### design/flow/config.mk
export PLATFORM = sky130hd
export DESIGN_NAME = medianFilter
export DESIGN_NICKNAME = medianFilter
export VERILOG_FILES = /design/flow/design.v
export SDC_FILE = /design/flow/constraint.sdc
export NUM_CORES = 4
export LEC_CHECK = 0
export CAP_MARGIN = 10
export CELL_PAD_IN_SITES_DETAIL_PLACEMENT = 0
export CELL_PAD_IN_SITES_GLOBAL_PLACEMENT = 3
export CORE_ASPECT_RATIO = 0.54
export CORE_MARGIN = 2
export CORE_UTILIZATION = 67
export CTS_CLUSTER_DIAMETER = 57
export CTS_CLUSTER_SIZE = 43
export GPL_TIMING_DRIVEN = 0
export HOLD_SLACK_MARGIN = 0.03
export MAX_ROUTING_LAYER = met4
export PLACE_DENSITY = 0.45
export SLEW_MARGIN = 15
export TNS_END_PERCENT = 20
### design/flow/run.sh
#!/bin/bash
# the make line also repeats each setting of config.mk as NAME=value (left out here)
make -C /OpenROAD-flow-scripts/flow DESIGN_CONFIG=/design/flow/config.mk WORK_HOME=/design/flow/orfs CLKGATE_MAP_FILE= finish
### design/flow/constraint.sdc
create_clock -name core_clock -period 4.56 [get_ports {clk}]
set_input_delay 0.9120 -clock core_clock [delete_from_list [all_inputs] [get_ports {clk}]]
set_output_delay 0.9120 -clock core_clock [all_outputs]
set_load 0.01 [all_outputs]
### design/flow/design.v
module comparator_9(
	output	[7:0]		out, 
	input					clk, 
	input					ldFilter, 
	input		[1:0]		selFilter, 
	input		[7:0]		in1, 
	input		[7:0]		in2, 
	input		[7:0]		in3, 
	input		[7:0]		in4, 
	input		[7:0]		in5, 
	input		[7:0]		in6, 
	input		[7:0]		in7, 
	input		[7:0]		in8, 
	input		[7:0]		in9
); 
wire	[7:0] max11, max12, max13, max21, max22, max23, max3; 
wire 	[7:0] med11, med12, med13, med21, med22, med23, med3; 
wire	[7:0]	min11, min12, min13, min21, min22, min23, min3; 
wire			en1, en2, en3; 
assign en1 = (ldFilter == 1) && (selFilter == 1); 
assign en2 = (ldFilter == 1) && (selFilter == 2); 
assign en3 = (ldFilter == 1) && (selFilter == 3); 
comparator comp11(.max (max11), .med (med11), .min (min11), .clk (clk), .en (en1), .in_1 (in1), .in_2 (in2), .in_3 (in3)); 
comparator comp12(.max (max12), .med (med12), .min (min12), .clk (clk), .en (en1), .in_1 (in4), .in_2 (in5), .in_3 (in6));
comparator comp13(.max (max13), .med (med13), .min (min13), .clk (clk), .en (en1), .in_1 (in7), .in_2 (in8), .in_3 (in9));
comparator comp21(.max (max21), .med (med21), .min (min21), .clk (clk), .en (en2), .in_1 (max11), .in_2 (max12), .in_3 (max13));
comparator comp22(.max (max22), .med (med22), .min (min22), .clk (clk), .en (en2), .in_1 (med11), .in_2 (med12), .in_3 (med13));
comparator comp23(.max (max23), .med (med23), .min (min23), .clk (clk), .en (en2), .in_1 (min11), .in_2 (min12), .in_3 (min13));
comparator comp3(.max (max3), .med (med3), .min (min3), .clk (clk), .en (en3), .in_1 (min21), .in_2 (med22), .in_3 (max23));
assign out = med3; 
endmodule
module comparator(
	output reg	[7:0]	max, 
	output reg	[7:0]	med, 
	output reg	[7:0]	min,
	input					clk, 
	input					en, 
	input			[7:0]	in_1, 
	input			[7:0]	in_2, 
	input			[7:0]	in_3
);
always@(posedge clk)
begin
	if(en)
	begin
	  if((in_1 >= in_2) && (in_1 >= in_3) && (in_2 >= in_3)) begin max <= in_1; med <= in_2; min <= in_3; end 
	  else if((in_1 >= in_2) && (in_1 >= in_3) && (in_3 >= in_2)) begin max <= in_1; med <= in_3; min <= in_2; end
	  else if((in_2 >= in_1) && (in_2 >= in_3) && (in_1 >= in_3)) begin max <= in_2; med <= in_1; min <= in_3; end
	  else if((in_2 >= in_1) && (in_2 >= in_3) && (in_3 >= in_1)) begin max <= in_2; med <= in_3; min <= in_1; end
	  else if((in_3 >= in_1) && (in_3 >= in_2) && (in_1 >= in_2)) begin max <= in_3; med <= in_1; min <= in_2; end
	  else if((in_3 >= in_1) && (in_3 >= in_2) && (in_2 >= in_1)) begin max <= in_3; med <= in_2; min <= in_1; end
	end
end
endmodule
module CU(
	output reg				ldAddr, 
	output reg	[2:0]		selAddr, 
	output reg				ldImage, 
	output reg	[2:0]		selImage, 
	output reg				ldFilter, 
	output reg 	[1:0]		selFilter, 
	output reg				done,
	input						clk, 
	input						rst
); 
reg	[3:0]	state; 
parameter S0 = 4'b0000, S1 = 4'b0001, S2 = 4'b0010, S3 = 4'b0011, S4 = 4'b0100, 
  S5 = 4'b0101, S6 = 4'b0110, S7 = 4'b0111, S8 = 4'b1000; 
parameter LENGTH = 640, WIDTH = 480; 
always@(posedge clk or negedge rst)
begin 
	if(!rst)	begin 
	  state <= 0;
	  ldAddr <= 0;			selAddr <= 0; 
	  ldImage <= 0;		selImage <= 0; 
	  ldFilter <= 0;		selFilter <= 0;  
	  done <= 0;  
	end
	else
	begin
		  ldAddr <= 0;			selAddr <= 0; 
		  ldImage <= 0;		selImage <= 0; 
		  ldFilter <= 0;		selFilter <= 0;  
		  done <= 0; 
		  case(state)
		  S0: 	begin state <= S1; 	ldAddr <= 1; 	selAddr <= 1; 		end 
		  S1: 	begin state <= S2; 	ldAddr <= 1; 	selAddr <= 2;  ldImage <= 1; 	selImage <= 1; end
		  S2: 	begin state <= S3; 	ldAddr <= 1; 	selAddr <= 3;  ldImage <= 1; 	selImage <= 2; end
		  S3: 	begin state <= S4; 	ldAddr <= 1; 	selAddr <= 4;  ldImage <= 1; 	selImage <= 3; end
		  S4: 	begin state <= S5; 	ldAddr <= 1; 	selAddr <= 5;  ldImage <= 1; 	selImage <= 4; end
		  S5: 	begin state <= S6;   ldImage <= 1; 	selImage <= 5; end		  
		  S6: 	begin state <= S7; 	ldFilter <= 1; 	selFilter <= 1; 	end 
		  S7: 	begin state <= S8; 	ldFilter <= 1; 	selFilter <= 2; 	end
		  S8: 	begin state <= S0; 	ldFilter <= 1; 	selFilter <= 3;   done <= 1; 	end
        default: begin state <= S0; end
        endcase
	end
end
endmodule 
module DU(
	output 		[7:0]		out, 
	output reg	[18:0]	out_address, 
	output reg				out_valid, 
	output		[18:0]	address_a, 
	output		[18:0]	address_b, 
	input			[7:0]		q_a, 
	input			[7:0]		q_b, 
	input 					clk, 
	input						rst, 
	input						ldAddr, 
	input			[2:0]		selAddr, 
	input 					ldImage,  
	input 		[2:0] 	selImage, 
	input 					ldFilter, 
	input 		[1:0]		selFilter, 
	input                done 
); 
reg 	[18:0]	addr_a; 
reg	[18:0]	addr_b; 
reg 	[7:0] 	in1;  
reg 	[7:0] 	in2; 
reg 	[7:0] 	in3;
reg 	[7:0] 	in4;  
reg 	[7:0] 	in5;  
reg 	[7:0] 	in6;  
reg 	[7:0] 	in7;  
reg 	[7:0] 	in8;  
reg 	[7:0] 	in9;
reg [10:0] column;
reg [9:0] row;
reg [1:0] extra_bits;
reg				ldImage_d; 
reg	[2:0]		selImage_d; 
reg				ldFilter_d; 
reg	[1:0]		selFilter_d; 
parameter LENGTH = 480, WIDTH = 640; 
always@(posedge clk or negedge rst)
begin 
  if(!rst) begin 
    ldImage_d <= 0; selImage_d <= 0; 
    ldFilter_d <= 0; selFilter_d <= 0; 
    out_valid <= 0; 
  end 
  else begin 
    ldImage_d <= ldImage; selImage_d <= selImage; 
    ldFilter_d <= ldFilter; selFilter_d <= selFilter; 
    out_valid <= ldFilter_d && (selFilter_d == 3); 
  end 
end
always@(posedge clk or negedge rst)
begin 
  if(!rst) begin 
    column <= 0; row <= 0; 
  end 
  else if(done) begin 
    if(column == LENGTH - 1) 
	   begin column <= 0; row <= (row == WIDTH - 1) ? 10'd0 : row + 1; end 
	 else column <= column + 1; 
  end
end
always@(posedge clk)
begin 
  if(done) out_address <= LENGTH * row + column; 
end
always@(posedge clk or negedge rst) begin
  if(!rst) begin
    addr_a <= 0; addr_b <= 0;
  end
  else if(ldAddr) begin
  if(row > 0 && row < (WIDTH - 1) && column > 0 && column < (LENGTH - 1) ) begin
    case(selAddr)
    1: begin 	{extra_bits, addr_a} <= LENGTH * (row - 1) + column - 1 ; 	
	  			   {extra_bits, addr_b} <= LENGTH * (row - 1) + column; 	
		 end 
    2: begin 	{extra_bits, addr_a} <= LENGTH * (row - 1) + column + 1; 	
				   {extra_bits, addr_b} <= LENGTH * row + column - 1; 			
		 end
    3: begin 	{extra_bits, addr_a} <= LENGTH * row + column; 	
				   {extra_bits, addr_b} <= LENGTH * row + column + 1; 	
		 end
    4: begin 	{extra_bits, addr_a} <= LENGTH * (row + 1) + column - 1; 	
				   {extra_bits, addr_b} <= LENGTH * (row + 1) + column; 	
		 end
    5: begin 	{extra_bits, addr_a} <= LENGTH * (row + 1) + column + 1;
		 end
  endcase
  end
  else if ((row == 0) || (column == 0) || (column == (LENGTH-1)) || (row == (WIDTH-1) )) begin
    if(selAddr != 0)
    begin  {extra_bits, addr_a} <= LENGTH * row + column; 
			  {extra_bits, addr_b} <= LENGTH * row + column;
			  end
  end 
  end  
  end  
assign address_a = addr_a; 
assign address_b = addr_b; 
always@(posedge clk)
begin 
  if(ldImage_d) 
  begin 
    case(selImage_d)
	 1: begin in1 <= q_a; in2 <= q_b; end 
	 2: begin in3 <= q_a; in4 <= q_b; end
	 3: begin in5 <= q_a; in6 <= q_b; end
	 4: begin in7 <= q_a; in8 <= q_b; end
	 5: begin in9 <= q_a; end
    endcase 
  end 
end
comparator_9 comp(	
	.out				(out), 
	.clk				(clk), 
	.ldFilter		(ldFilter_d), 
	.selFilter		(selFilter_d), 
	.in1				(in1), 
	.in2				(in2), 
	.in3				(in3), 
	.in4				(in4), 
	.in5				(in5), 
	.in6				(in6), 
	.in7				(in7), 
	.in8				(in8), 
	.in9				(in9)
);
endmodule 
module medianFilter(
	output	[7:0]		out, 
	output 	[18:0]	out_address, 
	output				out_valid, 
	output	[18:0]	address_a, 
	output	[18:0]	address_b, 
	input		[7:0]		q_a, 
	input		[7:0]		q_b, 
	input					clk, 
	input 				rst
); 
wire 			ldAddr; 
wire			ldImage; 
wire 			ldFilter; 
wire 			done; 
wire	[2:0]	selAddr; 
wire 	[1:0]	selFilter; 
wire 	[2:0]	selImage; 
DU du(
	.out					(out), 
	.out_address		(out_address), 
	.out_valid			(out_valid), 
	.address_a			(address_a), 
	.address_b			(address_b), 
	.q_a					(q_a), 
	.q_b					(q_b), 
	.clk					(clk), 
	.rst					(rst), 
	.ldAddr				(ldAddr), 
	.selAddr				(selAddr), 
	.ldImage				(ldImage), 
	.selImage			(selImage), 
	.ldFilter			(ldFilter), 
	.selFilter			(selFilter), 
	.done             (done)
); 
CU	cu(
	.ldAddr				(ldAddr), 
	.selAddr				(selAddr), 
	.ldImage				(ldImage), 
	.selImage			(selImage), 
	.ldFilter			(ldFilter), 
	.selFilter			(selFilter), 
	.done					(done), 
	.clk					(clk), 
	.rst					(rst)
); 
endmodule 
==> results.toml, run 1 <==
# physical design summary
[floorplan]
rows = 50
dieArea_um2 = 37500
coreArea_um2 = 35000
fp.dieH_um = 143
die_x_um = 262
initCoreUtil = 0.687

[outcome]
outcome = "aborted with a tool error"
stop_error = "[ERROR GPL-0301] Utilization 139.130 % exceeds 100%."
stop_stage = "global placement without I/O"

[logic_synthesis]
ys_seq_share = 0.335
ys_sh_adder = 0.191
post-synth-top-count-cell = "ha_1"
synth_top_area_share = 0.243
synth-area-yosys_um2 = 24100
mux_area_frac = 0.0242
synth_area_um2 = 24100
synth-edff-count = 195
simple_gate_area_frac = 0.147
ys_sh_aoi = 0.206
area_leaders = "edfxtp_1 24%, ha_1 15%, dfrtp_1 9.0%"
avgSynthCellArea_um2 = 9.35
synthTopLogicFamily = "AND-OR/OR-AND gates"
yosysWarningCount = 3
synth_stat.cells = 2576
fp_nets = 2932
synthCells = 2576
largest_area_cell = "edfxtp_1"
xor_share = 0.0480
async_reset_ff_frac = 0.311
ys_ff = 283
synth_cell_types = 102
common_cells = "296 x ha_1, 257 x inv_1, 195 x edfxtp_1"
synthFlopType = "edfxtp_1"
==> inputs of run 2 (changes only) <==
Settings changed: CAP_MARGIN 10 to 20, CELL_PAD_IN_SITES_DETAIL_PLACEMENT 0 to default, CELL_PAD_IN_SITES_GLOBAL_PLACEMENT 3 to default, CORE_ASPECT_RATIO 0.54 to default, CORE_UTILIZATION 67 to 70, CTS_CLUSTER_DIAMETER 57 to 31, CTS_CLUSTER_SIZE 43 to 27, GPL_TIMING_DRIVEN 0 to default, HOLD_SLACK_MARGIN 0.03 to default, MAX_ROUTING_LAYER met4 to default, PLACE_DENSITY 0.45 to default, SETUP_SLACK_MARGIN from default to 1.55, SLEW_MARGIN 15 to 20, TNS_END_PERCENT 20 to 5.
Clock period 4.56 ns to 5.61 ns, I/O delays scaled along.
==> run 2 against run 1 <==
The run fails in global routing. Area after synthesis is the same. Die area decreased by 4.4%. Synthesized cell count unchanged.
==> results.toml, run 2 <==
# physical design summary
[outcome]
stop_stage = "global routing"
outcome = "aborted with a tool error"
stop_error = "[ERROR GRT-0232] Routing congestion too high. Check the congestion heatmap in the GUI."

[logic_synthesis]
synth_stat.cells = 2576
synth-area-yosys_um2 = 24100
simple_gate_area_frac = 0.147
synth-edff-count = 195
mux_area_frac = 0.0242
largest_area_cell = "edfxtp_1"
xor_share = 0.0480
yosysWarningCount = 3
fp_nets = 2932
synth_cell_types = 102
avgSynthCellArea_um2 = 9.35
ys_ff = 283
common_cells = "296 x ha_1, 257 x inv_1, 195 x edfxtp_1"
ys_sh_adder = 0.191
synthFlopType = "edfxtp_1"
synth_top_area_share = 0.243
ys_sh_aoi = 0.206
synthTopLogicFamily = "AND-OR/OR-AND gates"
async_reset_ff_frac = 0.311
ys_seq_share = 0.335
area_leaders = "edfxtp_1 24%, ha_1 15%, dfrtp_1 9.0%"
post-synth-top-count-cell = "ha_1"
synthCells = 2576
synth_area_um2 = 24100

[floorplan]
die_x_um = 189
rows = 67
design.portCount = 84
dieArea_um2 = 35900
initCoreUtil = 0.715
coreArea_um2 = 33700
fp.dieH_um = 189

[global_routing]
grt-ovfl-total = 177
grt_use_total = 0.656

[placement]
port_buffers = 83
post-dp-hpwl_um = 55500
place_ws_ns = -0.0586
place_congestion = 0.988

[clocking]
h-tree-depth = 2
root_buffer = "clkbuf_16"
cts_buffer_depth = 3
cts_hold_buf = 0
clkSinkCount = 283
cts-buffers-inserted = 50
-- run 2: layer usage --
metal / GRT overflow / GRT usage
met5: 0 / 0.181
met4: 85 / 0.601
met3: 5 / 0.463
met2: 84 / 0.831
met1: 3 / 0.698
-- run 2: what timing repair did --
item	4_1_cts
resized	141
hold endpoints to repair	0
buffers inserted	48
endpoints found under the setup margin	43
pin swaps	65
-- run 2: metrics by stage --
stage | instance area [um^2] | std cells | hold slack, ns
after floorplan | 24300 | 2576 | 0.331
after detailed placement | 26000 | 3113 | 0.343
after CTS | 29000 | 3255 | 0.357
after global placement | 25900 | 3113 | 0.331
==> inputs of run 3 (changes only) <==
Settings changed: CAP_MARGIN 20 to 30, CORE_ASPECT_RATIO from default to 1.08, CORE_MARGIN 2 to 7, CORE_UTILIZATION 70 to 54, CTS_CLUSTER_DIAMETER 31 to default, CTS_CLUSTER_SIZE 27 to default, GPL_ROUTABILITY_DRIVEN from default to 1, GPL_TIMING_DRIVEN from default to 1, PLACE_DENSITY_LB_ADDON from default to 0.28, SETUP_SLACK_MARGIN 1.55 to 1.71, TNS_END_PERCENT 5 to default.
Clock period 5.61 ns to 7.11 ns, I/O delays scaled along.
==> run 3 against run 2 <==
Now clean on timing, DRC and antenna. Area after synthesis is the same. Die area up 41%. Synthesized cell count unchanged.
==> results.toml, run 3 <==
# yosys + openroad results
[logic_synthesis]
largest_area_cell = "edfxtp_1"
async_reset_ff_frac = 0.311
simple_gate_area_frac = 0.147
xor_share = 0.0480
area_leaders = "edfxtp_1 24%, ha_1 15%, dfrtp_1 9.0%"
ys_sh_adder = 0.191
synth-area-yosys_um2 = 24100
synth-edff-count = 195
avgSynthCellArea_um2 = 9.35
ys_ff = 283
fp_nets = 2932
synthFlopType = "edfxtp_1"
synthCells = 2576
synth_cell_types = 102
post-synth-top-count-cell = "ha_1"
yosysWarningCount = 3
synth_area_um2 = 24100
ys_seq_share = 0.335
common_cells = "296 x ha_1, 257 x inv_1, 195 x edfxtp_1"
mux_area_frac = 0.0242
synth_stat.cells = 2576
synth_top_area_share = 0.243
ys_sh_aoi = 0.206
synthTopLogicFamily = "AND-OR/OR-AND gates"

[layout]
post-route-util = 0.646
nFillCells = 3487
synthToLayoutAreaGrowth_pct = 18.1
logic_area_um2 = 16000
register_area_um2 = 8070
fin_area_um2 = 28400
final_nets = 3089

[power]
p_sw_w = 0.000728
p_clk_frac = 0.482
powerSeq_w = 0.00175
pwr-share-seq = 0.509
intPower_w = 0.00271
pg_comb_w = 0.0000292
p_leak_nw = 12.4
max-vdd-ir-drop_v = 0.000168
power-top-group = "sequential cells"
power.density_nw_per_um2 = 121
combPwrFrac = 0.008
pg_clk_w = 0.00166
p_sw_frac = 0.212

[floorplan]
die_x_um = 217
coreArea_um2 = 44000
rows = 80
initCoreUtil = 0.547
design.portCount = 84
fp.dieH_um = 233
dieArea_um2 = 50700

[timing]
hold_viol = 0
finalClockPeriodUsage = 0.773
tns_ns = 0
relSlewSlack = 0.293
tightest_slew_ns = 1.05
rsz0062_at_grt = "yes"
slew_viol_final = 0
finClkSkew_ns = 0.0162
setup_viol_count_final = 0
fmax_mhz = 182
holdWs_ns = 0.348
period_needed_ns = 5.49

[clocking]
cts_hold_buf = 0
clock.latency.late_pin_ns = 0.57
h-tree-depth = 1
cts_tree = "yes"
cts-buffers-inserted = 31
cts_buffer_depth = 3
clkSinkCount = 283
root_buffer = "clkbuf_16"
clk_pin_slew_ns = 0.07

[global_routing]
grt_use_total = 0.277
grt_pass1_wl_um = 113000
grt-ovfl-total = 0
grt_start_max_net_pins = 43
grt_pass1_vias = 20600
grt_antenna_before_repair = 0

[critical_path]
crit_end = "du.addr_b[18]$_DFFE_PN0P_"
crit_type = "register to register"
path_buffers = 3
start_kind = "register"
r2r-end = "du.addr_b[18]$_DFFE_PN0P_"
path_cells = "buf_12 -> buf_8 -> fa_1 -> inv_2 -> fa_1 -> fa_1 -> nor2b_1 -> o21ai_1 -> a21boi_1 -> o21ai_0 -> nand2b_1 -> a31oi_4 -> o311ai_0 -> nand4_1 -> xnor2_1 -> ha_1 -> xnor2_1 -> o221ai_1 -> o21ai_1"
max_stage_delay_ns = 0.59
path_max_fanout = 4
cp-end-kind = "register"
crit_arrival_ns = 5.99
rr_worst_depth = 19
crit_top_cell = "fa_1"
cp.depth = 19
r2r-start = "du.row[1]$_DFFE_PN0P_"
slowest_stage = "fa_1"
cp-startpoint = "du.row[1]$_DFFE_PN0P_"
required_ns = 7.60
r2r_slack_ns = 1.62
crit_family = "adder cells"

[min_path]
min_delay_path_depth = 0
holdCritPathClass = "register to register"
min_to = "du.selFilter_d[0]$_DFF_PN0_"
min_from = "cu.selFilter[0]$_DFF_PN0_"

[drt]
wl_per_cell_um = 22.1
antenna_cells = 0
vias = 20900
routed_wl_um = 73600
ant_nets = 0
drc = 0
drt_iter0_drc = 2091
dr.pass1.iters = 6
vias_per_cell = 6.27

[run]
max-cap-violations = 0
warnings = 77

[placement]
place_congestion = 0.977
place_area_um2 = 25700
port_buffers = 83
post-dp-hpwl_um = 55400

[outcome]
outcome = "complete, no violations"
## run 3: what timing repair did
item / 4_1_cts / 5_1_grt
buffers inserted: 30 / 38
gates resized: 82 / 122
pin swaps: 22 / 71
cloned: 0 / 0
endpoints found under the setup margin: 16 / 12
## run 3: final cells by class
type | instances | area share
repair buffers | 182 | 0.0576
well taps | 574 | 0.0253
inverters | 258 | 0.0351
clock inverters | 18 | 0.00629
multi-input cells | 1977 | 0.562
clock buffers | 39 | 0.0305
flip-flops and latches | 283 | 0.284
## run 3: metal layers
metal,vias up,GRT usage,part of all wire
met1,10100,0.334,0.39
li1,9744,-,-
met3,244,0.0251,0.052
met2,776,0.492,0.50
met5,-,0,0
met4,0,0.135,0.057
## run 3: per-stage QoR
stage | std cells | power, W | setup WS (ns)
floorplan | 2576 | 0.00179 | 1.68
global placement | 3203 | 0.00181 | 1.03
detailed placement | 3206 | 0.00182 | 0.965
CTS | 3293 | 0.00347 | 1.69
global route | 3331 | 0.00353 | 1.35
finish | 3331 | 0.00344 | 1.62
==> inputs of run 4 (changes only) <==
Settings changed: CAP_MARGIN 30 to 20, CORE_ASPECT_RATIO 1.08 to default, CORE_MARGIN 7 to 2, CORE_UTILIZATION 54 to 72, CTS_CLUSTER_DIAMETER from default to 346, GPL_ROUTABILITY_DRIVEN 1 to default, GPL_TIMING_DRIVEN 1 to default, PLACE_DENSITY from default to 0.65, PLACE_DENSITY_LB_ADDON 0.28 to default, SETUP_SLACK_MARGIN 1.71 to -0.45.
Clock period 7.11 ns to 4.42 ns, I/O delays scaled along.
==> run 4 against run 3 <==
The run now fails in global routing. Area after synthesis stayed put. Die area is 31% lower. Synthesized cell count stayed put.
==> results.toml, run 4 <==
# physical design summary
[outcome]
outcome = "aborted with a tool error"
stop_stage = "global routing"
stop_error = "[ERROR GRT-0232] Routing congestion too high. Check the congestion heatmap in the GUI."

[floorplan]
fp.dieH_um = 187
rows = 66
die_x_um = 187
dieArea_um2 = 34900
initCoreUtil = 0.736
design.portCount = 84
coreArea_um2 = 32700

[clocking]
cts_hold_buf = 0
h-tree-depth = 1
clkSinkCount = 283
root_buffer = "clkbuf_16"
cts-buffers-inserted = 30
cts_buffer_depth = 3

[global_routing]
grt_use_total = 0.854
grt-ovfl-total = 920

[logic_synthesis]
ys_sh_aoi = 0.206
avgSynthCellArea_um2 = 9.35
yosysWarningCount = 3
fp_nets = 2932
synthTopLogicFamily = "AND-OR/OR-AND gates"
ys_ff = 283
ys_sh_adder = 0.191
synthFlopType = "edfxtp_1"
ys_seq_share = 0.335
largest_area_cell = "edfxtp_1"
synth_area_um2 = 24100
synth-area-yosys_um2 = 24100
mux_area_frac = 0.0242
synth_top_area_share = 0.243
common_cells = "296 x ha_1, 257 x inv_1, 195 x edfxtp_1"
synth_stat.cells = 2576
async_reset_ff_frac = 0.311
simple_gate_area_frac = 0.147
synth-edff-count = 195
post-synth-top-count-cell = "ha_1"
xor_share = 0.0480
synthCells = 2576
area_leaders = "edfxtp_1 24%, ha_1 15%, dfrtp_1 9.0%"
synth_cell_types = 102

[placement]
place_congestion = 1.13
post-dp-hpwl_um = 61500
port_buffers = 83
place_area_um2 = 27900
[run 4: through the flow]
step / worst slack (ns) / hold WS [ns] / instances / TNS [ns]
2_1_floorplan: -0.682 / 0.331 / 2576 / -6.82
3_3_place_gp: -1.23 / 0.333 / 3356 / -13.66
3_5_place_dp: -1.49 / 0.340 / 3357 / -20.14
4_1_cts: -0.822 / 0.354 / 3446 / -12.69
[run 4: what timing repair did]
item | 4_1_cts
setup buffers | 36
endpoints found under the setup margin | 20
cloned | 0
pin swaps | 75
resized | 139
[run 4: per-layer routing]
metal	GRT usage	overflow
met1	0.819	17
met2	1.04	618
met3	0.687	12
met4	0.924	271
met5	0.374	2
==> inputs of run 5 (changes only) <==
Settings changed: CAP_MARGIN 20 to 10, CELL_PAD_IN_SITES_DETAIL_PLACEMENT from default to 1, CELL_PAD_IN_SITES_GLOBAL_PLACEMENT from default to 3, CORE_ASPECT_RATIO from default to 0.54, CORE_UTILIZATION 72 to 44, CTS_CLUSTER_DIAMETER 346 to 57, CTS_CLUSTER_SIZE from default to 43, GPL_TIMING_DRIVEN from default to 0, HOLD_SLACK_MARGIN from default to 0.03, MAX_ROUTING_LAYER from default to met4, PLACE_DENSITY 0.65 to default, PLACE_DENSITY_LB_ADDON from default to 0.26, SETUP_SLACK_MARGIN -0.45 to default, SLEW_MARGIN 20 to 15.
Clock period 4.42 ns to 4.56 ns, I/O delays scaled along.
==> run 5 against run 4 <==
The layout now fails its checks (setup timing). Synthesized cell count unchanged. Die area increased by 62%. Area after synthesis unchanged.
==> results.toml, run 5 <==
# yosys + openroad results
[outcome]
outcome = "failed layout checks"
violatedChecks = "setup timing"

[clocking]
clock.latency.late_pin_ns = 0.62
clk_pin_slew_ns = 0.12
cts-buffers-inserted = 24
root_buffer = "clkbuf_16"
clkSinkCount = 283
h-tree-depth = 1
cts_hold_buf = 0
cts_tree = "yes"
cts_buffer_depth = 3

[logic_synthesis]
simple_gate_area_frac = 0.147
fp_nets = 2932
async_reset_ff_frac = 0.311
ys_sh_aoi = 0.206
largest_area_cell = "edfxtp_1"
common_cells = "296 x ha_1, 257 x inv_1, 195 x edfxtp_1"
synth-area-yosys_um2 = 24100
ys_ff = 283
synthFlopType = "edfxtp_1"
synthCells = 2576
synth_area_um2 = 24100
synth-edff-count = 195
synth_stat.cells = 2576
xor_share = 0.0480
ys_sh_adder = 0.191
post-synth-top-count-cell = "ha_1"
synthTopLogicFamily = "AND-OR/OR-AND gates"
ys_seq_share = 0.335
area_leaders = "edfxtp_1 24%, ha_1 15%, dfrtp_1 9.0%"
synth_cell_types = 102
avgSynthCellArea_um2 = 9.35
yosysWarningCount = 3
mux_area_frac = 0.0242
synth_top_area_share = 0.243

[floorplan]
fp.dieH_um = 176
design.portCount = 84
die_x_um = 322
initCoreUtil = 0.449
rows = 62
coreArea_um2 = 53600
dieArea_um2 = 56700

[placement]
port_buffers = 83
place_ws_ns = -2.13
placedCellCount = 3402
place_congestion = 1.01
post-dp-hpwl_um = 76900

[power]
power-top-group = "sequential cells"
p_clk_frac = 0.480
combPwrFrac = 0.010
pg_comb_w = 0.0000559
powerSeq_w = 0.00273
p_sw_frac = 0.266
power.density_nw_per_um2 = 179
p_leak_nw = 12.8
pg_clk_w = 0.00257
p_sw_w = 0.00143
intPower_w = 0.00393
pwr-share-seq = 0.509
max-vdd-ir-drop_v = 0.000296
power_w = 0.00536

[drt]
ant_nets = 0
vias = 22300
routed_wl_um = 99000
drt_iter0_drc = 2698
wl_per_cell_um = 27.8
vias_per_cell = 6.27
drc = 0
dr.pass1.iters = 5

[critical_path]
crit_end = "du.addr_a[16]$_DFFE_PN0P_"
rr_worst_depth = 25
path_buffers = 7
r2r-start = "du.row[0]$_DFFE_PN0P_"
path_max_fanout = 5
r2r_slack_ns = -1.13
slowest_stage = "fa_2"
r2r-end = "du.addr_a[16]$_DFFE_PN0P_"
crit_family = "adder cells"
cp-startpoint = "du.row[0]$_DFFE_PN0P_"
crit_arrival_ns = 6.18
cp.depth = 25
crit_type = "register to register"
max_stage_delay_ns = 0.56
cp-end-kind = "register"
start_kind = "register"
crit_top_cell = "ha_4"
required_ns = 5.05

[global_routing]
grt_antenna_before_repair = 2
grt_use_total = 0.347
grt-ovfl-total = 0
grt_pass1_vias = 21900
grt_pass1_wl_um = 142000
grt_start_max_net_pins = 48

[min_path]
holdCritPathClass = "input port to asynchronous set/reset pin"

[timing]
fmax_mhz = 176
hold_viol = 0
finalClockPeriodUsage = 1.25
setup_viol_count_final = 26
setup_ws_ns = -1.13
tightest_slew_ns = 1.05
finClkSkew_ns = 0.0491
rsz0062_at_grt = "yes"
relSlewSlack = 0.291
period_needed_ns = 5.69
slew_viol_final = 0

[layout]
final_nets = 3165
layoutNonFillerInstCount = 3565
synthToLayoutAreaGrowth_pct = 24.2

[run]
max-cap-violations = 0
warnings = 77
-- run 5: cell type report --
| cell class | instances | area (um^2) |
|---|---|---|
| Antenna cell | 2 | 5.00 |
| Sequential cell | 283 | 8070 |
| Timing Repair Buffer | 207 | 1860 |
| Clock buffer | 26 | 629 |
| Inverter | 258 | 1020 |
| Timing Repair inverter | 1 | 5.00 |
| Tap cell | 736 | 921 |
| Buffer | 57 | 245 |
| Fill cell | 5882 | 23700 |
| Multi-Input combinational cell | 1977 | 16700 |
| Clock inverter | 18 | 425 |
-- run 5: per-stage QoR --
stage	hold slack, ns	setup TNS (ns)	area (um^2)	utilization
floorplan	0.331	-3.70	24400	-
finish	0.332	-16.08	29900	0.558
global route	0.356	-20.25	29900	0.558
global placement	0.335	-130.60	26200	0.488
CTS	0.320	-14.51	28700	0.536
detailed placement	0.336	-34.62	26300	0.491
-- run 5: per-layer routing --
layer / track usage / part of all wire
met5: - / 0
met4: 0.0317 / 0.0090
met3: 0.102 / 0.13
met2: 0.420 / 0.37
met1: 0.561 / 0.49
-- run 5: repair_timing --
action	CTS	global route
resized	158	133
pin swaps	63	78
endpoints found under the setup margin	32	99
setup buffers	59	58
cloned	1	0
hold endpoints to repair	0	0
==> inputs of run 6 (changes only) <==
Settings changed: CAP_MARGIN 10 to 20, CELL_PAD_IN_SITES_DETAIL_PLACEMENT 1 to default, CELL_PAD_IN_SITES_GLOBAL_PLACEMENT 3 to default, CORE_ASPECT_RATIO 0.54 to default, CORE_UTILIZATION 44 to 64, CTS_CLUSTER_DIAMETER 57 to default, CTS_CLUSTER_SIZE 43 to default, GPL_TIMING_DRIVEN 0 to default, HOLD_SLACK_MARGIN 0.03 to default, MAX_ROUTING_LAYER met4 to default, PLACE_DENSITY_LB_ADDON 0.26 to default, SETUP_SLACK_MARGIN from default to -0.45, SLEW_MARGIN 15 to 20.
Clock period 4.56 ns to 4.9 ns, I/O delays scaled along.
==> run 6 against run 5 <==
Maximum frequency shrank 0.97%. Critical path depth shrank 2. Global-route usage grew 4.8 points. Design area shrank 0.89%. The layout still fails its checks (setup timing). Critical endpoint is now du.addr_b[18]$_DFFE_PN0P_.
==> results.toml, run 6 <==
# yosys + openroad results
[drt]
drt_iter0_drc = 3092
wl_met1_um = 31900
wl_met3_um = 11200
drc = 0
wl_met2_um = 36100
dr.pass1.iters = 7
ant_nets = 0
vias = 23400
vias_per_cell = 6.73
routed_wl_um = 83700
highest_layer = "met5"
wl_per_cell_um = 24.1

[critical_path]
max_stage_delay_ns = 0.55
rr_worst_depth = 23
required_ns = 5.44
crit_arrival_ns = 6.29
cp.depth = 23
r2r_slack_ns = -0.85
r2r-start = "du.row[1]$_DFFE_PN0P_"
r2r-end = "du.addr_b[18]$_DFFE_PN0P_"
start_kind = "register"
cp-startpoint = "du.row[1]$_DFFE_PN0P_"
path_max_fanout = 6
cp-end-kind = "register"
crit_end = "du.addr_b[18]$_DFFE_PN0P_"
path_cells = "clkinv_4 -> buf_4 -> fa_1 -> fa_1 -> inv_1 -> ha_1 -> nor2b_1 -> o21ai_0 -> a21boi_0 -> o21ai_1 -> nand2b_1 -> xor2_2 -> buf_4 -> and4_4 -> nand2_2 -> xnor2_2 -> ha_2 -> or3_1 -> o21ai_2 -> a21oi_2 -> xnor2_1 -> o221ai_1 -> o21ai_1"
path_buffers = 4
crit_type = "register to register"
crit_family = "adder cells"
slowest_stage = "fa_1"

[timing]
tns_ns = -9.86
period_needed_ns = 5.75
finalClockPeriodUsage = 1.17
tightest_slew_ns = 0.973
slew_viol_final = 0
rsz0062_at_grt = "yes"
relSlewSlack = 0.351
hold_viol = 0
fmax_mhz = 174
setup_viol_count_final = 20
setup_ws_ns = -0.845
finClkSkew_ns = 0.0292

[logic_synthesis]
synth_top_area_share = 0.243
avgSynthCellArea_um2 = 9.35
largest_area_cell = "edfxtp_1"
synth_stat.cells = 2576
area_leaders = "edfxtp_1 24%, ha_1 15%, dfrtp_1 9.0%"
fp_nets = 2932
synth_area_um2 = 24100
ys_sh_aoi = 0.206
synthCells = 2576
synthTopLogicFamily = "AND-OR/OR-AND gates"
ys_seq_share = 0.335
ys_ff = 283
synthFlopType = "edfxtp_1"
mux_area_frac = 0.0242
post-synth-top-count-cell = "ha_1"
synth-area-yosys_um2 = 24100
async_reset_ff_frac = 0.311
synth_cell_types = 102
yosysWarningCount = 3
ys_sh_adder = 0.191
common_cells = "296 x ha_1, 257 x inv_1, 195 x edfxtp_1"
synth-edff-count = 195
xor_share = 0.0480
simple_gate_area_frac = 0.147

[clocking]
root_buffer = "clkbuf_16"
cts_buffer_depth = 3
cts_tree = "yes"
cts-buffers-inserted = 31
h-tree-depth = 1
clock.latency.late_pin_ns = 0.62
clk_pin_slew_ns = 0.07
clkSinkCount = 283
cts_hold_buf = 0

[power]
pg_comb_w = 0.0000428
power-top-group = "sequential cells"
p_clk_frac = 0.476
max-vdd-ir-drop_v = 0.000293
power_w = 0.00493
combPwrFrac = 0.009
pg_clk_w = 0.00235
p_leak_nw = 13.4
p_sw_frac = 0.219
p_sw_w = 0.00108
power.density_nw_per_um2 = 166
powerSeq_w = 0.00254
intPower_w = 0.00385
pwr-share-seq = 0.515

[outcome]
violatedChecks = "setup timing"
outcome = "failed layout checks"

[floorplan]
rows = 71
design.portCount = 84
coreArea_um2 = 37400
fp.dieH_um = 198
initCoreUtil = 0.644
dieArea_um2 = 39200
die_x_um = 198

[run]
warnings = 80
max-cap-violations = 0

[placement]
place_congestion = 0.987
post-dp-hpwl_um = 59500
place_ws_ns = -0.692
port_buffers = 83
place_area_um2 = 27500

[layout]
final_nets = 3292
post-route-util = 0.793
nFillCells = 2350
fin_area_um2 = 29600
synthToLayoutAreaGrowth_pct = 23.1

[global_routing]
grt_start_max_net_pins = 57
grt_pass1_wl_um = 120000
grt-ovfl-total = 0
grt_antenna_before_repair = 3
grt_pass1_vias = 21400
grt_use_total = 0.395

[min_path]
holdCritPathClass = "input port to asynchronous set/reset pin"
-- run 6: stage by stage --
step	hold WS (ns)	cells
2_1_floorplan	0.331	2576
3_3_place_gp	0.332	3397
3_5_place_dp	0.342	3397
4_1_cts	0.315	3458
5_1_grt	0.330	3472
6_report	0.295	3474
-- run 6: cell type report --
type	count	area (um^2)	area share
Clock buffer	40	851	0.0287
Inverter	258	976	0.0329
Tap cell	511	639	0.0216
Clock inverter	18	161	0.00545
Timing Repair Buffer	385	3100	0.104
Sequential cell	283	8060	0.272
Antenna cell	2	5.00	0.000169
Multi-Input combinational cell	1977	15900	0.535
-- run 6: timing repair --
action | in CTS | in global routing
setup buffers | 3 | 18
setup endpoints to repair | 9 | 17
pin swaps | 8 | 75
cloned | 0 | 0
gates resized | 46 | 151
-- run 6: metal layers --
| metal | GRT usage | up-vias |
|---|---|---|
| li1 | - | 10200 |
| met2 | 0.608 | 1783 |
| met3 | 0.0918 | 423 |
| met4 | 0.135 | 2 |
| met5 | 0 | - |
| met1 | 0.549 | 11000 |
==> inputs of run 7 (changes only) <==
Settings changed: CORE_UTILIZATION 64 to 72, PLACE_DENSITY from default to 0.65.
Clock period 4.9 ns to 4.65 ns, I/O delays scaled along.
==> run 7 against run 6 <==
The run now fails in global routing. Die area is 11% lower. Area after synthesis stayed put. Synthesized cell count stayed put.
==> results.toml, run 7 <==
# physical design summary
[logic_synthesis]
synth-area-yosys_um2 = 24100
ys_sh_aoi = 0.206
simple_gate_area_frac = 0.147
ys_sh_adder = 0.191
synth_cell_types = 102
avgSynthCellArea_um2 = 9.35
synth-edff-count = 195
fp_nets = 2932
synth_stat.cells = 2576
synthTopLogicFamily = "AND-OR/OR-AND gates"
common_cells = "296 x ha_1, 257 x inv_1, 195 x edfxtp_1"
area_leaders = "edfxtp_1 24%, ha_1 15%, dfrtp_1 9.0%"
synthFlopType = "edfxtp_1"
post-synth-top-count-cell = "ha_1"
synth_area_um2 = 24100
ys_ff = 283
mux_area_frac = 0.0242
async_reset_ff_frac = 0.311
largest_area_cell = "edfxtp_1"
yosysWarningCount = 3
xor_share = 0.0480
ys_seq_share = 0.335
synth_top_area_share = 0.243
synthCells = 2576

[floorplan]
initCoreUtil = 0.736
design.portCount = 84
coreArea_um2 = 32700
rows = 66
die_x_um = 187
dieArea_um2 = 34900
fp.dieH_um = 187

[clocking]
root_buffer = "clkbuf_16"
cts_hold_buf = 0
clkSinkCount = 283
cts_buffer_depth = 3
h-tree-depth = 1
cts-buffers-inserted = 29

[outcome]
stop_error = "[ERROR GRT-0116] Global routing finished with congestion. Check the congestion regions in the DRC Viewer."
stop_stage = "global routing"
outcome = "aborted with a tool error"

[placement]
place_ws_ns = -1.08
post-dp-hpwl_um = 62000
place_congestion = 1.02
port_buffers = 83

[global_routing]
grt_use_total = 0.670
grt-ovfl-total = 36
run 7: per-layer routing:
layer,GRT overflow,GRT usage
met2,8,0.852
met1,1,0.697
met5,0,0.245
met4,27,0.627
met3,0,0.476
run 7: timing repair:
action / CTS
pin swaps: 112
endpoints found under the setup margin: 17
setup buffers: 47
gates resized: 172
run 7: metrics by stage:
| stage | instance area, um^2 | cells |
|---|---|---|
| floorplan | 24300 | 2576 |
| CTS | 29800 | 3427 |
| detailed placement | 27700 | 3336 |
| global placement | 27700 | 3336 |
==> inputs of run 8 (changes only) <==
Settings changed: CORE_UTILIZATION 72 to 40, PLACE_DENSITY 0.65 to 0.6, SETUP_SLACK_MARGIN -0.45 to default.
Clock period 4.65 ns to 7.0 ns, I/O delays scaled along.
==> run 8 against run 7 <==
Die area is 78% higher. Synthesized cell count stayed put. Area after synthesis stayed put. The run now finishes clean.
==> results.toml, run 8 <==
# yosys + openroad results
[floorplan]
dieArea_um2 = 62200
design.portCount = 84
fp.dieH_um = 249
coreArea_um2 = 59200
initCoreUtil = 0.406
die_x_um = 249
rows = 89

[min_path]
min_to = "du.selImage_d[0]$_DFF_PN0_"
min_delay_path_depth = 0
holdCritPathClass = "register to register"
min_from = "cu.selImage[0]$_DFF_PN0_"

[layout]
final_nets = 3026
synthToLayoutAreaGrowth_pct = 12.8
post-route-util = 0.458

[logic_synthesis]
yosysWarningCount = 3
synthCells = 2576
synthTopLogicFamily = "AND-OR/OR-AND gates"
synth-area-yosys_um2 = 24100
async_reset_ff_frac = 0.311
common_cells = "296 x ha_1, 257 x inv_1, 195 x edfxtp_1"
largest_area_cell = "edfxtp_1"
ys_sh_adder = 0.191
ys_seq_share = 0.335
simple_gate_area_frac = 0.147
ys_sh_aoi = 0.206
area_leaders = "edfxtp_1 24%, ha_1 15%, dfrtp_1 9.0%"
synth_cell_types = 102
post-synth-top-count-cell = "ha_1"
ys_ff = 283
xor_share = 0.0480
synth_stat.cells = 2576
synthFlopType = "edfxtp_1"
avgSynthCellArea_um2 = 9.35
synth_top_area_share = 0.243
mux_area_frac = 0.0242
synth_area_um2 = 24100
fp_nets = 2932
synth-edff-count = 195

[power]
combPwrFrac = 0.009
p_clk_frac = 0.514
pwr-share-seq = 0.477
p_sw_frac = 0.210
intPower_w = 0.00295
max-vdd-ir-drop_v = 0.000149
p_sw_w = 0.000783
pg_clk_w = 0.00192
powerSeq_w = 0.00178
p_leak_nw = 11.9
power.density_nw_per_um2 = 137
power-top-group = "clock"
pg_comb_w = 0.0000321

[drt]
dr.pass1.iters = 6
vias_per_cell = 5.85
drc = 0
routed_wl_um = 71600
vias = 20300
drt_iter0_drc = 1625
wl_per_cell_um = 20.6
ant_nets = 0

[timing]
tns_ns = 0
finClkSkew_ns = 0.0223
fmax_mhz = 154
relSlewSlack = 0.291
tightest_slew_ns = 1.06
hold_viol = 0
rsz0062_at_grt = "no"
period_needed_ns = 6.51
slew_viol_final = 0
finalClockPeriodUsage = 0.930
setup_viol_count_final = 0

[global_routing]
grt_antenna_before_repair = 1
grt-ovfl-total = 0
grt_pass1_wl_um = 114000
grt_use_total = 0.230
grt_pass1_vias = 20100
grt_start_max_net_pins = 55

[critical_path]
r2r-start = "du.row[0]$_DFFE_PN0P_"
r2r_slack_ns = 0.49
crit_top_cell = "inv_1"
slowest_stage = "dfrtp_1"
required_ns = 7.44
path_buffers = 3
crit_family = "adder cells"
start_kind = "register"
path_max_fanout = 12
crit_end = "du.addr_a[18]$_DFFE_PN0P_"
cp-end-kind = "register"
rr_worst_depth = 20
crit_type = "register to register"
max_stage_delay_ns = 0.64
crit_arrival_ns = 6.95
path_cells = "ha_1 -> and3_1 -> nand2_1 -> xnor2_1 -> inv_1 -> fa_1 -> inv_1 -> fa_1 -> inv_1 -> ha_1 -> a21o_1 -> a41oi_1 -> xnor2_2 -> nor4b_2 -> mux2i_1 -> a211oi_1 -> nand4_1 -> xnor2_1 -> mux2i_1 -> a31oi_1"
r2r-end = "du.addr_a[18]$_DFFE_PN0P_"
cp.depth = 20
cp-startpoint = "du.row[0]$_DFFE_PN0P_"

[placement]
post-dp-hpwl_um = 56300
port_buffers = 83
place_congestion = 0.919

[run]
warnings = 74
max-cap-violations = 0

[clocking]
cts_setup_buffers = 0
cts_tree = "yes"
root_buffer = "clkbuf_16"
h-tree-depth = 2
clk_pin_slew_ns = 0.06
cts_hold_buf = 0
cts-buffers-inserted = 35
clkSinkCount = 283
cts_buffer_depth = 3
clock.latency.late_pin_ns = 0.56
cts-resized-gates = 0

[outcome]
outcome = "complete, no violations"
-- run 8: cell type report --
cell class,instances,area (um^2)
inverter,258,968
clock inverter,18,230
clock buffer,45,995
timing repair buffer,115,1070
sequential,283,8060
tap,773,967
multi-input combinational,1977,14900
fill,5611,32100
antenna,1,2.50
-- run 8: per-layer routing --
layer / vias up / wire (um) / global-route usage
met5: - / 54 / 0
met4: 2 / 1850 / 0.0678
met3: 112 / 4440 / 0.0351
met2: 643 / 32500 / 0.366
met1: 9921 / 32700 / 0.322
li1: 9613 / - / -
-- run 8: stage by stage --
step                      std cells  instance area [um^2]  power (W)  worst slack, ns  hold WS, ns
final                          3470                 27200    0.00373            0.490        0.348
after global routing           3469                 27200    0.00385           0.0234        0.356
after CTS                      3469                 27100    0.00378            0.552        0.348
after detailed placement       3406                 25900    0.00185            0.567        0.340
after global placement         3406                 25900    0.00185            0.635        0.336
after floorplan                2576                 24100    0.00181             1.30        0.331
==> inputs of run 9 (changes only) <==
Settings changed: CAP_MARGIN 20 to 0, CORE_UTILIZATION 40 to 70, CTS_CLUSTER_DIAMETER from default to 31, PLACE_DENSITY 0.6 to default, SETUP_SLACK_MARGIN from default to 0.72.
Clock period 7.0 ns to 5.61 ns, I/O delays scaled along.
==> run 9 against run 8 <==
The run now fails in global routing. Synthesized cell count unchanged. Area after synthesis unchanged. Die area decreased by 42%.
==> results.toml, run 9 <==
# physical design summary
[outcome]
outcome = "aborted with a tool error"
stop_stage = "global routing"
stop_error = "[ERROR GRT-0232] Routing congestion too high. Check the congestion heatmap in the GUI."

[logic_synthesis]
mux_area_frac = 0.0242
synth-area-yosys_um2 = 24100
post-synth-top-count-cell = "ha_1"
area_leaders = "edfxtp_1 24%, ha_1 15%, dfrtp_1 9.0%"
synth_stat.cells = 2576
xor_share = 0.0480
synth_area_um2 = 24100
synthFlopType = "edfxtp_1"
async_reset_ff_frac = 0.311
ys_ff = 283
avgSynthCellArea_um2 = 9.35
ys_seq_share = 0.335
largest_area_cell = "edfxtp_1"
synth_top_area_share = 0.243
simple_gate_area_frac = 0.147
synth_cell_types = 102
common_cells = "296 x ha_1, 257 x inv_1, 195 x edfxtp_1"
fp_nets = 2932
synth-edff-count = 195
ys_sh_aoi = 0.206
yosysWarningCount = 3
synthTopLogicFamily = "AND-OR/OR-AND gates"
ys_sh_adder = 0.191
synthCells = 2576

[floorplan]
fp.dieH_um = 189
design.portCount = 84
rows = 67
coreArea_um2 = 33700
dieArea_um2 = 35900
die_x_um = 189
initCoreUtil = 0.715

[clocking]
cts_buffer_depth = 3
h-tree-depth = 2
cts_hold_buf = 0
cts-buffers-inserted = 57
clkSinkCount = 283
root_buffer = "clkbuf_16"

[global_routing]
grt_use_total = 0.760
grt-ovfl-total = 822

[placement]
post-dp-hpwl_um = 56100
place_congestion = 1.02
port_buffers = 83
placedCellCount = 3122
==> run 9: routing by layer <==
layer,track usage,overflow
met3,0.579,3
met5,0.326,1
met1,0.757,11
met2,0.944,534
met4,0.764,273
==> run 9: per-stage QoR <==
stage / TNS, ns / setup WS, ns / area, um^2
CTS: 0 / 0.363 / 29500
detailed placement: -0.449 / -0.309 / 26100
global placement: -0.171 / -0.171 / 26100
floorplan: 0 / 0.508 / 24400
==> run 9: what timing repair did <==
item                       4_1_cts
resized                        168
setup endpoints to repair       19
gates cloned                     0
buffers inserted                62
pin swaps                       84
==> inputs of run 10 (changes only) <==
Settings changed: ABC_AREA from default to 1, CAP_MARGIN 0 to 15, CORE_UTILIZATION 70 to 72, CTS_CLUSTER_DIAMETER 31 to 319, CTS_CLUSTER_SIZE from default to 98, PLACE_DENSITY from default to 0.86, SETUP_SLACK_MARGIN 0.72 to default, TNS_END_PERCENT from default to 10.
Clock period 5.61 ns to 3.48 ns, I/O delays scaled along.
==> run 10 against run 9 <==
The run again fails in global routing. Die area increased by 2.0%. Area after synthesis up 5.0%. Synthesized cell count increased by 27%.
==> results.toml, run 10 <==
# physical design summary
[outcome]
outcome = "aborted with a tool error"
stop_stage = "global routing"
stop_error = "[ERROR GRT-0232] Routing congestion too high. Check the congestion heatmap in the GUI."

[floorplan]
rows = 68
fp.dieH_um = 191
design.portCount = 84
dieArea_um2 = 36600
die_x_um = 191
initCoreUtil = 0.732
coreArea_um2 = 34500

[logic_synthesis]
synth_cell_types = 68
yosysWarningCount = 3
synth_stat.cells = 3273
synthTopLogicFamily = "simple AND/OR/NAND/NOR gates"
async_reset_ff_frac = 0.311
ys_sh_aoi = 0.164
synth_top_area_share = 0.232
xor_share = 0.0242
ys_ff = 283
synthCells = 3273
synth-area-yosys_um2 = 25300
ys_seq_share = 0.319
mux_area_frac = 0.000891
avgSynthCellArea_um2 = 7.72
synth-edff-count = 195
fp_nets = 3629
common_cells = "694 x nand2_1, 521 x inv_1, 296 x ha_1"
largest_area_cell = "edfxtp_1"
simple_gate_area_frac = 0.221
area_leaders = "edfxtp_1 23%, ha_1 15%, nand2_1 10%"
synth_area_um2 = 25300
ys_sh_adder = 0.180
post-synth-top-count-cell = "nand2_1"
synthFlopType = "edfxtp_1"

[clocking]
cts_buffer_depth = 3
cts-buffers-inserted = 6
clkSinkCount = 283
h-tree-depth = 1
root_buffer = "clkbuf_16"
cts_hold_buf = 0

[global_routing]
grt_use_total = 0.855
grt-ovfl-total = 426

[placement]
port_buffers = 83
post-dp-hpwl_um = 66300
place_congestion = 1.05
place_ws_ns = -1.87
[run 10: routing by layer]
metal / GRT overflow / global-route usage
met4: 134 / 0.854
met3: 31 / 0.751
met5: 3 / 0.560
met1: 35 / 0.837
met2: 223 / 0.985
[run 10: stage by stage]
stage | area (um^2) | std cells | TNS (ns)
CTS | 30100 | 4128 | -32.26
detailed placement | 29100 | 4102 | -37.73
global placement | 29100 | 4102 | -30.68
floorplan | 25300 | 3273 | -24.50
[run 10: what timing repair did]
item / 4_1_cts
gates resized: 138
pin swaps: 44
gates cloned: 0
buffers inserted: 18
setup endpoints to repair: 34
==> inputs of run 11 (changes only) <==
Settings changed: ABC_AREA 1 to default, CAP_MARGIN 15 to 5, CTS_CLUSTER_DIAMETER 319 to 30, CTS_CLUSTER_SIZE 98 to 37, PLACE_DENSITY 0.86 to 0.65, SETUP_SLACK_MARGIN from default to 0.82, TNS_END_PERCENT 10 to 5.
Clock period 3.48 ns to 2.84 ns, I/O delays scaled along.
==> run 11 against run 10 <==
Die area is 4.6% lower. Synthesized cell count shrank 21%. Area after synthesis is 4.7% lower. The run fails in clock tree synthesis.
==> results.toml, run 11 <==
# physical design summary
[logic_synthesis]
synthTopLogicFamily = "AND-OR/OR-AND gates"
avgSynthCellArea_um2 = 9.35
area_leaders = "edfxtp_1 24%, ha_1 15%, dfrtp_1 9.0%"
ys_sh_adder = 0.191
xor_share = 0.0480
synth-area-yosys_um2 = 24100
synth_area_um2 = 24100
largest_area_cell = "edfxtp_1"
synthFlopType = "edfxtp_1"
ys_sh_aoi = 0.206
ys_seq_share = 0.335
synth_stat.cells = 2576
mux_area_frac = 0.0242
common_cells = "296 x ha_1, 257 x inv_1, 195 x edfxtp_1"
synth_cell_types = 102
post-synth-top-count-cell = "ha_1"
synthCells = 2576
async_reset_ff_frac = 0.311
synth_top_area_share = 0.243
fp_nets = 2932
yosysWarningCount = 3
synth-edff-count = 195
ys_ff = 283
simple_gate_area_frac = 0.147

[placement]
port_buffers = 83
place_congestion = 1.09
place_area_um2 = 30300
placedCellCount = 3652
post-dp-hpwl_um = 72800

[floorplan]
fp.dieH_um = 187
die_x_um = 187
design.portCount = 84
coreArea_um2 = 32700
initCoreUtil = 0.736
dieArea_um2 = 34900
rows = 66

[outcome]
outcome = "aborted with a tool error"
stop_stage = "clock tree synthesis"
stop_error = "[ERROR DPL-0038] Utilization greater than 100%, impossible to legalize"
## run 11: through the flow
stage	hold WS (ns)	worst slack, ns	setup TNS (ns)	power (W)
after floorplan	0.272	-2.24	-121.11	0.00447
after global placement	0.333	-2.75	-86.79	0.00454
after detailed placement	0.346	-3.35	-133.43	0.00454
==> inputs of run 12 (changes only) <==
Settings changed: ABC_AREA from default to 1, CAP_MARGIN 5 to 20, CELL_PAD_IN_SITES_DETAIL_PLACEMENT from default to 1, CELL_PAD_IN_SITES_GLOBAL_PLACEMENT from default to 1, CORE_ASPECT_RATIO from default to 0.75, CORE_MARGIN 2 to 8, CORE_UTILIZATION 72 to 28, CTS_CLUSTER_DIAMETER 30 to 292, CTS_CLUSTER_SIZE 37 to default, GPL_ROUTABILITY_DRIVEN from default to 1, GPL_TIMING_DRIVEN from default to 0, HOLD_SLACK_MARGIN from default to 0.07, MAX_ROUTING_LAYER from default to met4, MIN_ROUTING_LAYER from default to met2, PLACE_DENSITY 0.65 to default, PLACE_DENSITY_LB_ADDON from default to 0.29, SETUP_SLACK_MARGIN 0.82 to -0.44, SLEW_MARGIN 20 to 5.
Clock period 2.84 ns to 8.75 ns, I/O delays scaled along.
==> run 12 against run 11 <==
Synthesized cell count rose by 27%. Die area rose to 2.9 times the previous value. Area after synthesis rose by 5.0%. Now clean on timing, DRC and antenna.
==> results.toml, run 12 <==
# yosys + openroad results
[drt]
ant_nets = 0
routed_wl_um = 103000
dr.pass1.iters = 12
vias_per_cell = 7.06
drt_iter0_drc = 4238
vias = 32800
wl_per_cell_um = 22.2
drc = 0

[placement]
port_buffers = 83
post-dp-hpwl_um = 79300
placedCellCount = 4578
place_congestion = 1.00

[clocking]
cts-resized-gates = 0
clk_pin_slew_ns = 0.06
cts_buffer_depth = 3
clkSinkCount = 283
h-tree-depth = 2
cts_tree = "yes"
cts_hold_buf = 0
cts-buffers-inserted = 36
root_buffer = "clkbuf_16"
clock.latency.late_pin_ns = 0.60
cts_setup_buffers = 0

[floorplan]
rows = 95
die_x_um = 363
dieArea_um2 = 100000
design.portCount = 84
initCoreUtil = 0.282
fp.dieH_um = 276
coreArea_um2 = 89500

[logic_synthesis]
xor_share = 0.0242
synthFlopType = "edfxtp_1"
simple_gate_area_frac = 0.221
mux_area_frac = 0.000891
async_reset_ff_frac = 0.311
synth-edff-count = 195
post-synth-top-count-cell = "nand2_1"
synth_cell_types = 68
avgSynthCellArea_um2 = 7.72
ys_seq_share = 0.319
synthTopLogicFamily = "simple AND/OR/NAND/NOR gates"
synth_stat.cells = 3273
largest_area_cell = "edfxtp_1"
ys_ff = 283
synth-area-yosys_um2 = 25300
fp_nets = 3629
common_cells = "694 x nand2_1, 521 x inv_1, 296 x ha_1"
area_leaders = "edfxtp_1 23%, ha_1 15%, nand2_1 10%"
yosysWarningCount = 3
synthCells = 3273
ys_sh_aoi = 0.164
synth_area_um2 = 25300
ys_sh_adder = 0.180
synth_top_area_share = 0.232

[power]
pg_comb_w = 0.0000286
intPower_w = 0.00226
p_clk_frac = 0.508
p_sw_frac = 0.236
combPwrFrac = 0.010
pwr-share-seq = 0.482
max-vdd-ir-drop_v = 0.000112
p_sw_w = 0.000697
power.density_nw_per_um2 = 102
power-top-group = "clock"
powerSeq_w = 0.00142
pg_clk_w = 0.00150
p_leak_nw = 13.8

[timing]
fmax_mhz = 134
period_needed_ns = 7.46
tns_ns = 0
tightest_slew_ns = 1.07
finClkSkew_ns = 0.0355
setup_viol_count_final = 0
relSlewSlack = 0.285
slew_viol_final = 0
hold_viol = 0
rsz0062_at_grt = "no"
finalClockPeriodUsage = 0.853

[layout]
nFillCells = 10900
register_area_um2 = 8060
logic_area_um2 = 14900
layoutNonFillerInstCount = 4653
post-route-util = 0.324
final_nets = 3764
synthToLayoutAreaGrowth_pct = 14.6

[global_routing]
grt_use_total = 0.319
globalRouteMet1Util = 0
grt_pass1_wl_um = 157000
met3_usage = 0.506
grt_antenna_before_repair = 0
grt_start_max_net_pins = 48
grt_pass1_vias = 37700
grt.busiest_layer = "met3"
grt-ovfl-total = 0
use_met2 = 0.315

[critical_path]
start_kind = "register"
path_buffers = 3
crit_type = "register to register"
max_stage_delay_ns = 0.61
cp-startpoint = "du.row[2]$_DFFE_PN0P_"
crit_family = "adder cells"
rr_worst_depth = 26
path_max_fanout = 9
cp.depth = 26
cp-end-kind = "register"
slowest_stage = "dfrtp_1"
required_ns = 9.27
r2r-start = "du.row[2]$_DFFE_PN0P_"
r2r-end = "du.addr_b[18]$_DFFE_PN0P_"
crit_arrival_ns = 7.98
r2r_slack_ns = 1.29
crit_end = "du.addr_b[18]$_DFFE_PN0P_"

[min_path]
min_to = "du.selFilter_d[1]$_DFF_PN0_"
min_from = "cu.selFilter[1]$_DFF_PN0_"
min_delay_path_depth = 0
holdCritPathClass = "register to register"

[run]
warnings = 75
max-cap-violations = 0

[outcome]
outcome = "complete, no violations"
-- run 12: area by class of cell --
| class | instances | share of cell area |
|---|---|---|
| multi-input cells | 2388 | 0.516 |
| flip-flops and latches | 283 | 0.278 |
| inverters | 546 | 0.0708 |
| well taps | 1212 | 0.0524 |
| repair buffers | 97 | 0.0343 |
| clock buffers | 46 | 0.0335 |
| plain buffers | 56 | 0.00890 |
| clock inverters | 19 | 0.00579 |
| diodes | 6 | 0.000519 |
-- run 12: metal layers --
| layer | vias to the layer above | part of all wire | wire length (um) |
|---|---|---|---|
| met3 | 590 | 0.50 | 51800 |
| met2 | 9422 | 0.45 | 46400 |
| li1 | 11300 | - | - |
| met1 | 11500 | 0 | 0 |
| met5 | - | 0 | 0 |
| met4 | 0 | 0.048 | 4960 |
-- run 12: per-stage QoR --
step                      worst slack [ns]  total power (W)  hold WS [ns]  area [um^2]
after global routing                 0.961          0.00303         0.358        28900
after detailed placement              1.74          0.00148         0.336        27800
after CTS                             1.73          0.00297         0.347        28900
final                                 1.29          0.00296         0.342        29000
after floorplan                       3.40          0.00145         0.331        25300
after global placement                1.78          0.00148         0.332        27600
==> inputs of run 13 (changes only) <==
Settings changed: ABC_AREA 1 to default, CELL_PAD_IN_SITES_DETAIL_PLACEMENT 1 to 2, CELL_PAD_IN_SITES_GLOBAL_PLACEMENT 1 to 3, CORE_ASPECT_RATIO 0.75 to default, CORE_MARGIN 8 to 6, CORE_UTILIZATION 28 to 41, CTS_CLUSTER_DIAMETER 292 to default, GPL_ROUTABILITY_DRIVEN 1 to default, HOLD_SLACK_MARGIN 0.07 to -0.03, MIN_ROUTING_LAYER met2 to met1, PLACE_DENSITY from default to 0.69, PLACE_DENSITY_LB_ADDON 0.29 to default, SETUP_SLACK_MARGIN -0.44 to 1.41, SLEW_MARGIN 5 to 20, TNS_END_PERCENT 5 to 90.
Clock period 8.75 ns to 7.0 ns, I/O delays scaled along.
==> run 13 against run 12 <==
Global-route usage down 0.16 points. Hold slack improved by 0.032 ns. Via count shrank 29%. Area after synthesis down 4.7%. Highest routed layer unchanged. Synthesized cell count down 21%. Power increased by 29%. Flip-flop count unchanged.
==> results.toml, run 13 <==
# yosys + openroad results
[outcome]
outcome = "complete, no violations"

[logic_synthesis]
async_reset_ff_frac = 0.311
synth_area_um2 = 24100
largest_area_cell = "edfxtp_1"
ys_seq_share = 0.335
synth_stat.cells = 2576
area_leaders = "edfxtp_1 24%, ha_1 15%, dfrtp_1 9.0%"
synth_cell_types = 102
avgSynthCellArea_um2 = 9.35
fp_nets = 2932
yosysWarningCount = 3
common_cells = "296 x ha_1, 257 x inv_1, 195 x edfxtp_1"
post-synth-top-count-cell = "ha_1"
ys_sh_adder = 0.191
simple_gate_area_frac = 0.147
synth-area-yosys_um2 = 24100
mux_area_frac = 0.0242
xor_share = 0.0480
synth-edff-count = 195
ys_ff = 283
synthFlopType = "edfxtp_1"
synth_top_area_share = 0.243
synthCells = 2576
synthTopLogicFamily = "AND-OR/OR-AND gates"
ys_sh_aoi = 0.206

[clocking]
clkSinkCount = 283
cts_hold_buf = 0
cts_buffer_depth = 3
h-tree-depth = 2
clock.latency.late_pin_ns = 0.60
cts-buffers-inserted = 36
clk_pin_slew_ns = 0.08
cts_tree = "yes"
root_buffer = "clkbuf_16"

[power]
combPwrFrac = 0.009
pwr-share-seq = 0.467
power-top-group = "clock"
powerSeq_w = 0.00178
p_sw_w = 0.000885
p_sw_frac = 0.232
p_leak_nw = 12.9
power.density_nw_per_um2 = 126
pg_clk_w = 0.00200
intPower_w = 0.00293
p_clk_frac = 0.524
max-vdd-ir-drop_v = 0.000159
pg_comb_w = 0.0000348

[global_routing]
grt_start_max_net_pins = 69
grt_pass1_wl_um = 153000
grt_use_total = 0.317
grt-ovfl-total = 0
grt_pass1_vias = 25000
grt_antenna_before_repair = 2

[timing]
holdWs_ns = 0.373
tns_ns = 0
fmax_mhz = 152
hold_viol = 0
tightest_slew_ns = 1.10
relSlewSlack = 0.267
finClkSkew_ns = 0.0597
rsz0062_at_grt = "yes"
slew_viol_final = 0
setup_viol_count_final = 0
period_needed_ns = 6.59
finalClockPeriodUsage = 0.941
setup_ws_ns = 0.414

[layout]
final_nets = 3192
synthToLayoutAreaGrowth_pct = 25.6
nFillCells = 5959
fin_area_um2 = 30200

[critical_path]
r2r_slack_ns = 0.41
crit_end = "du.addr_a[16]$_DFFE_PN0P_"
cp.depth = 23
crit_arrival_ns = 7.06
max_stage_delay_ns = 0.60
path_cells = "clkbuf_16 -> clkinvlp_4 -> ha_4 -> xor2_4 -> inv_2 -> ha_4 -> ha_4 -> xnor2_4 -> inv_1 -> fa_1 -> inv_1 -> ha_4 -> o21a_1 -> o31a_1 -> o22a_1 -> nand3_1 -> xnor2_2 -> mux2i_4 -> nand4_4 -> or4_4 -> a21oi_4 -> o311ai_4 -> a2bb2oi_1"
path_max_fanout = 6
cp-end-kind = "register"
crit_family = "adder cells"
slowest_stage = "or4_4"
cp-startpoint = "du.row[0]$_DFFE_PN0P_"
start_kind = "register"
crit_type = "register to register"
r2r-end = "du.addr_a[16]$_DFFE_PN0P_"
rr_worst_depth = 23
crit_top_cell = "ha_4"
required_ns = 7.48
path_buffers = 5
r2r-start = "du.row[0]$_DFFE_PN0P_"

[run]
max-cap-violations = 0
warnings = 78

[drt]
wl_per_cell_um = 33.1
drc = 0
ant_nets = 0
vias = 23400
dr.pass1.iters = 5
vias_per_cell = 6.44
drt_iter0_drc = 1544
routed_wl_um = 120000

[floorplan]
rows = 88
initCoreUtil = 0.417
die_x_um = 254
dieArea_um2 = 64700
design.portCount = 84
fp.dieH_um = 254
coreArea_um2 = 57800

[min_path]
min_to = "du.selFilter_d[0]$_DFF_PN0_"
min_from = "cu.selFilter[0]$_DFF_PN0_"
min_delay_path_depth = 0
holdCritPathClass = "register to register"

[placement]
place_area_um2 = 26000
place_ws_ns = -0.220
post-dp-hpwl_um = 74700
port_buffers = 83
place_congestion = 0.932
run 13: final cells by class:
| cell class | count | area [um^2] | share of cell area |
|---|---|---|---|
| Antenna cell | 2 | 5.00 | 0.000166 |
| Timing Repair inverter | 1 | 5.00 | 0.000166 |
| Clock buffer | 47 | 962 | 0.0318 |
| Timing Repair Buffer | 221 | 2020 | 0.0667 |
| Clock inverter | 19 | 243 | 0.00803 |
| Sequential cell | 283 | 8070 | 0.267 |
| Inverter | 258 | 1010 | 0.0333 |
| Multi-Input combinational cell | 1977 | 16700 | 0.553 |
| Tap cell | 765 | 957 | 0.0317 |
| Buffer | 58 | 251 | 0.00832 |
run 13: metal layers:
metal / GRT usage / part of all wire
met5: - / 0
met4: 0.168 / 0.095
met3: 0.0384 / 0.048
met2: 0.588 / 0.51
met1: 0.327 / 0.35
run 13: metrics by stage:
step            util  total power [W]  std cells
2_1_floorplan      -          0.00181       2576
3_3_place_gp   0.448          0.00185       3424
3_5_place_dp   0.450          0.00185       3432
4_1_cts        0.499          0.00380       3572
5_1_grt        0.523          0.00388       3631
6_report       0.523          0.00381       3631
run 13: what timing repair did:
action | in CTS | in global routing
hold endpoints to repair | 0 | 0
endpoints found under the setup margin | 20 | 16
gates cloned | 1 | 0
resized | 178 | 173
setup buffers | 73 | 57
pin swaps | 59 | 88
Power and IR drop assume default switching activity.
